## lc4_core
module lc4_core
   (input  wire        clk,
    input  wire        rst,
    output wire [15:0] o_cur_pc,
    input  wire [15:0] i_cur_insn,
    output wire [15:0] o_dmem_addr,
    input  wire [15:0] i_cur_dmem_data,
    output wire        o_dmem_we,
    output wire [15:0] o_dmem_towrite,
    output wire [1:0]  test_stall,
    output wire [15:0] test_cur_pc,
    output wire [15:0] test_cur_insn,
    output wire        test_regfile_we,
    output wire [2:0]  test_regfile_wsel,
    output wire [15:0] test_regfile_data,
    output wire        test_nzp_we,
    output wire [2:0]  test_nzp_new_bits,
    output wire        test_dmem_we,
    output wire [15:0] test_dmem_addr,
    output wire [15:0] test_dmem_data
    );
   wire [7:0] led_unused;
   lc4_processor proc (.clk(clk), .rst(rst), .gwe(1'b1),
                       .o_cur_pc(o_cur_pc), .i_cur_insn(i_cur_insn),
                       .o_dmem_addr(o_dmem_addr), .i_cur_dmem_data(i_cur_dmem_data),
                       .o_dmem_we(o_dmem_we), .o_dmem_towrite(o_dmem_towrite),
                       .test_stall(test_stall), .test_cur_pc(test_cur_pc),
                       .test_cur_insn(test_cur_insn), .test_regfile_we(test_regfile_we),
                       .test_regfile_wsel(test_regfile_wsel), .test_regfile_data(test_regfile_data),
                       .test_nzp_we(test_nzp_we), .test_nzp_new_bits(test_nzp_new_bits),
                       .test_dmem_we(test_dmem_we), .test_dmem_addr(test_dmem_addr),
                       .test_dmem_data(test_dmem_data),
                       .switch_data(8'd0), .led_data(led_unused));
endmodule
Size: roughly 6400 cells after synthesis, about 520 flip-flops, about 170 I/O pins, ~43000 sq um of cells after synthesis.
==> flow/config.mk <==
export PLATFORM = sky130hd
export DESIGN_NAME = lc4_core
export DESIGN_NICKNAME = lc4_core
export VERILOG_FILES = /design/flow/design.v
export SDC_FILE = /design/flow/constraint.sdc
export NUM_CORES = 4
export LEC_CHECK = 0
export ABC_AREA = 1
export CAP_MARGIN = 20
export CORE_MARGIN = 2
export CORE_UTILIZATION = 58
export CTS_CLUSTER_DIAMETER = 266
export SETUP_SLACK_MARGIN = 4.94
export SLEW_MARGIN = 20
==> flow/constraint.sdc <==
create_clock -name core_clock -period 21.7 [get_ports {clk}]
set_input_delay 4.3400 -clock core_clock [delete_from_list [all_inputs] [get_ports {clk}]]
set_output_delay 4.3400 -clock core_clock [all_outputs]
set_load 0.01 [all_outputs]
run.sh (not shown) runs the stock make flow with config.mk's settings and CLKGATE_MAP_FILE=.
The first run completed, yet does not pass: setup timing.
Rerun with:
- CTS_CLUSTER_DIAMETER: 266 -> 253
- SETUP_SLACK_MARGIN: 4.94 -> unset
The changed run produced a layout that fails on setup timing.
Wire length barely changes.
Critical path depth goes down by 2.
Worst setup slack improved by 0.0050 ns.
Synthesized cell count does not change.
Final cell count barely changes.
Count of clock-buffer cells in the layout is unchanged.
Sequential cell count stays the same.
Clock skew went up by 0.0032 ns.
Rerun with:
- ABC_AREA: 1 -> unset
- CTS_CLUSTER_DIAMETER: 253 -> unset
After rerunning: The changed run never finished: it broke off in 5_1_grt on ODB-0269. Die size is higher by 7.9%. Synthesized cell count came out lower by 2.2%. Area after synthesis climbs by 8.0%.
Rerun with:
- ABC_AREA: unset -> 1
- CORE_UTILIZATION: 58 -> 57
- CTS_CLUSTER_SIZE: unset -> 98
- GPL_ROUTABILITY_DRIVEN: unset -> 1
- GPL_TIMING_DRIVEN: unset -> 1
- MAX_ROUTING_LAYER: unset -> met4
- PLACE_DENSITY: unset -> 0.47
- SETUP_SLACK_MARGIN: unset -> 5.0
- TNS_END_PERCENT: unset -> 5
Result:
- This time the run completed, yet does not pass: setup timing
- synthesized cell count grows by 2.3%
- area after synthesis shrinks by 7.4%
- die area shrinks by 5.7%
Rerun with:
- CORE_UTILIZATION: 57 -> 68
- CTS_CLUSTER_SIZE: 98 -> 42
- PLACE_DENSITY: 0.47 -> 0.6
- SETUP_SLACK_MARGIN: 5.0 -> unset
- clock period: 21.7 -> 31.4 ns (I/O delays scaled with it)
Now the flow failed in 5_1_grt (GRT-0232).
Die size falls by about 16%.
Area after synthesis is unchanged.
Synthesized cell count does not change.
Rerun with:
- ABC_AREA: 1 -> unset
- CORE_UTILIZATION: 68 -> 40
- CTS_CLUSTER_SIZE: 42 -> unset
- GPL_ROUTABILITY_DRIVEN: 1 -> unset
- GPL_TIMING_DRIVEN: 1 -> unset
- MAX_ROUTING_LAYER: met4 -> unset
- PLACE_DENSITY: 0.6 -> unset
- TNS_END_PERCENT: 5 -> unset
- clock period: 31.4 -> 40.0 ns (I/O delays scaled with it)
Outcome:
- The new run finished clean
- synthesized area went up by a little under a tenth
- die area rises by well over a third
- synthesized cell count drops by a few percent

---

== wip/juniper ==
Starting RTL as in the previous note.
Settings: LEC_CHECK=0, CAP_MARGIN=20, CORE_MARGIN=2, CORE_UTILIZATION=67, CTS_CLUSTER_SIZE=35, MAX_ROUTING_LAYER=met4, SLEW_MARGIN=20; clock period 26.9 ns.
In the summary table, wip/juniper is marked failed, with error GRT-0232 raised in global routing.
Changes in wip/tundra relative to wip/juniper:
--- a/flow/config.mk
+++ b/flow/config.mk
@@ -8,6 +8,4 @@
 export CAP_MARGIN = 20
 export CORE_MARGIN = 2
-export CORE_UTILIZATION = 67
-export CTS_CLUSTER_SIZE = 35
-export MAX_ROUTING_LAYER = met4
+export CORE_UTILIZATION = 15
 export SLEW_MARGIN = 20
==> flow/constraint.sdc <==
create_clock -name core_clock -period 39.0 [get_ports {clk}]
set_input_delay 7.8000 -clock core_clock [delete_from_list [all_inputs] [get_ports {clk}]]
set_output_delay 7.8000 -clock core_clock [all_outputs]
set_load 0.01 [all_outputs]
Results
wip/tundra | stages: all done | timing, DRC, antenna: all pass
As far as flop and latch count out of synthesis goes, wip/juniper and wip/tundra are indistinguishable; the numbers are identical.
wip/tundra -> wip/juniper: compound-cell area share of the yosys netlist delta 0, exact match
Delta (wip/tundra minus wip/juniper): netlist area before placement closely matched the old numbers; core box area increased 240000 µm².
Cell count after synthesis came out exactly the same in wip/tundra and wip/juniper.
Summary of wip/tundra over wip/juniper: starting utilization of the core area went down by 52 points, detailed-placement wirelength estimate higher.
From wip/juniper to wip/tundra the numbers moved as follows: row count now sits higher, placed instance area saw a decrease, die area increased by 240000 µm² relative to the old numbers.
Relative to wip/tundra, the following input files were edited for wip/quartz:
--- a/flow/config.mk
+++ b/flow/config.mk
@@ -8,4 +8,5 @@
 export CAP_MARGIN = 20
 export CORE_MARGIN = 2
-export CORE_UTILIZATION = 15
+export CORE_UTILIZATION = 58
+export SETUP_SLACK_MARGIN = 4.94
 export SLEW_MARGIN = 20
==> flow/constraint.sdc <==
create_clock -name core_clock -period 31.9 [get_ports {clk}]
set_input_delay 6.3800 -clock core_clock [delete_from_list [all_inputs] [get_ports {clk}]]
set_output_delay 6.3800 -clock core_clock [all_outputs]
set_load 0.01 [all_outputs]
--- outcome ---
Comparing wip/quartz and wip/tundra, the lower met2 routing resource usage after global routing is on wip/tundra.
In the reports for wip/quartz and wip/tundra, the smaller number of well taps belongs to wip/quartz.
In the final reports, the cell area of wip/quartz is larger than that of wip/tundra.
wip/quartz: all stages done; final checks FAILED (negative setup slack).
Compared to wip/tundra, wip/quartz has worst slew margin relative to its limit 18 points lower.
Between wip/quartz and wip/tundra, maximum clock skew at final layout is higher for wip/quartz, wip/tundra comes in under that.
Count of plain and timing-repair buffers, wip/quartz and wip/tundra: higher on wip/quartz
Inputs modified between wip/quartz and wip/violet:
--- a/flow/config.mk
+++ b/flow/config.mk
@@ -8,5 +8,4 @@
 export CAP_MARGIN = 20
 export CORE_MARGIN = 2
-export CORE_UTILIZATION = 58
-export SETUP_SLACK_MARGIN = 4.94
+export CORE_UTILIZATION = 40
 export SLEW_MARGIN = 20
==> flow/constraint.sdc <==
create_clock -name core_clock -period 39.0 [get_ports {clk}]
set_input_delay 7.8000 -clock core_clock [delete_from_list [all_inputs] [get_ports {clk}]]
set_output_delay 7.8000 -clock core_clock [all_outputs]
set_load 0.01 [all_outputs]
Findings:
wip/violet closes out successfully: all stages finished, all timing, DRC and antenna checks passed. Higher smallest hold slack goes to wip/violet over wip/quartz. Setup slack: wip/violet more than wip/quartz. Summary of wip/violet over wip/quartz: transition time of the tightest slew-check pin decreased 280 ps; post-layout instance count excluding filler cells decreased 674; highest attainable clock frequency decreased 8.6%. wip/quartz vs wip/violet, end point of the critical path: proc.nzp_reg.state[3]$_DFF_P_ vs proc.nzp_reg.state[2]$_DFF_P_.
## Diff of input files: wip/ember against wip/violet
--- a/flow/config.mk
+++ b/flow/config.mk
@@ -8,4 +8,5 @@
 export CAP_MARGIN = 20
 export CORE_MARGIN = 2
-export CORE_UTILIZATION = 40
+export CORE_UTILIZATION = 58
+export SETUP_SLACK_MARGIN = 5.0
 export SLEW_MARGIN = 20
==> flow/constraint.sdc <==
create_clock -name core_clock -period 31.8 [get_ports {clk}]
set_input_delay 6.3600 -clock core_clock [delete_from_list [all_inputs] [get_ports {clk}]]
set_output_delay 6.3600 -clock core_clock [all_outputs]
set_load 0.01 [all_outputs]
Notes after the runs:
wip/violet ran to completion and came out clean on the timing, DRC and antenna checks.
| wip/ember | all stages done | FAIL | negative setup slack |
proc.wsel_reg_W.state[2]$_SDFF_PP0_ as the source of the critical timing path was reported by wip/violet, and proc.is_load_reg_W.state$_SDFF_PP0_ by wip/ember.
Compared with wip/violet, wip/ember shows first-pass GRT wire length that has gone up by more than 10%.
Changes observed in wip/ember relative to wip/violet: routed wire length went up.
Largest fanout of any net on the critical path delta for wip/ember relative to wip/violet: 14 lower
Fill cell instance count of the final layout was higher in the run labelled wip/violet.
On via total after detailed routing, the lower figure sits with wip/violet, not wip/ember.
Re worst path required time: wip/violet and wip/ember aren't equal, and the higher value belongs to wip/violet.
Comparing wip/violet and wip/ember, the lower die area is on wip/ember.
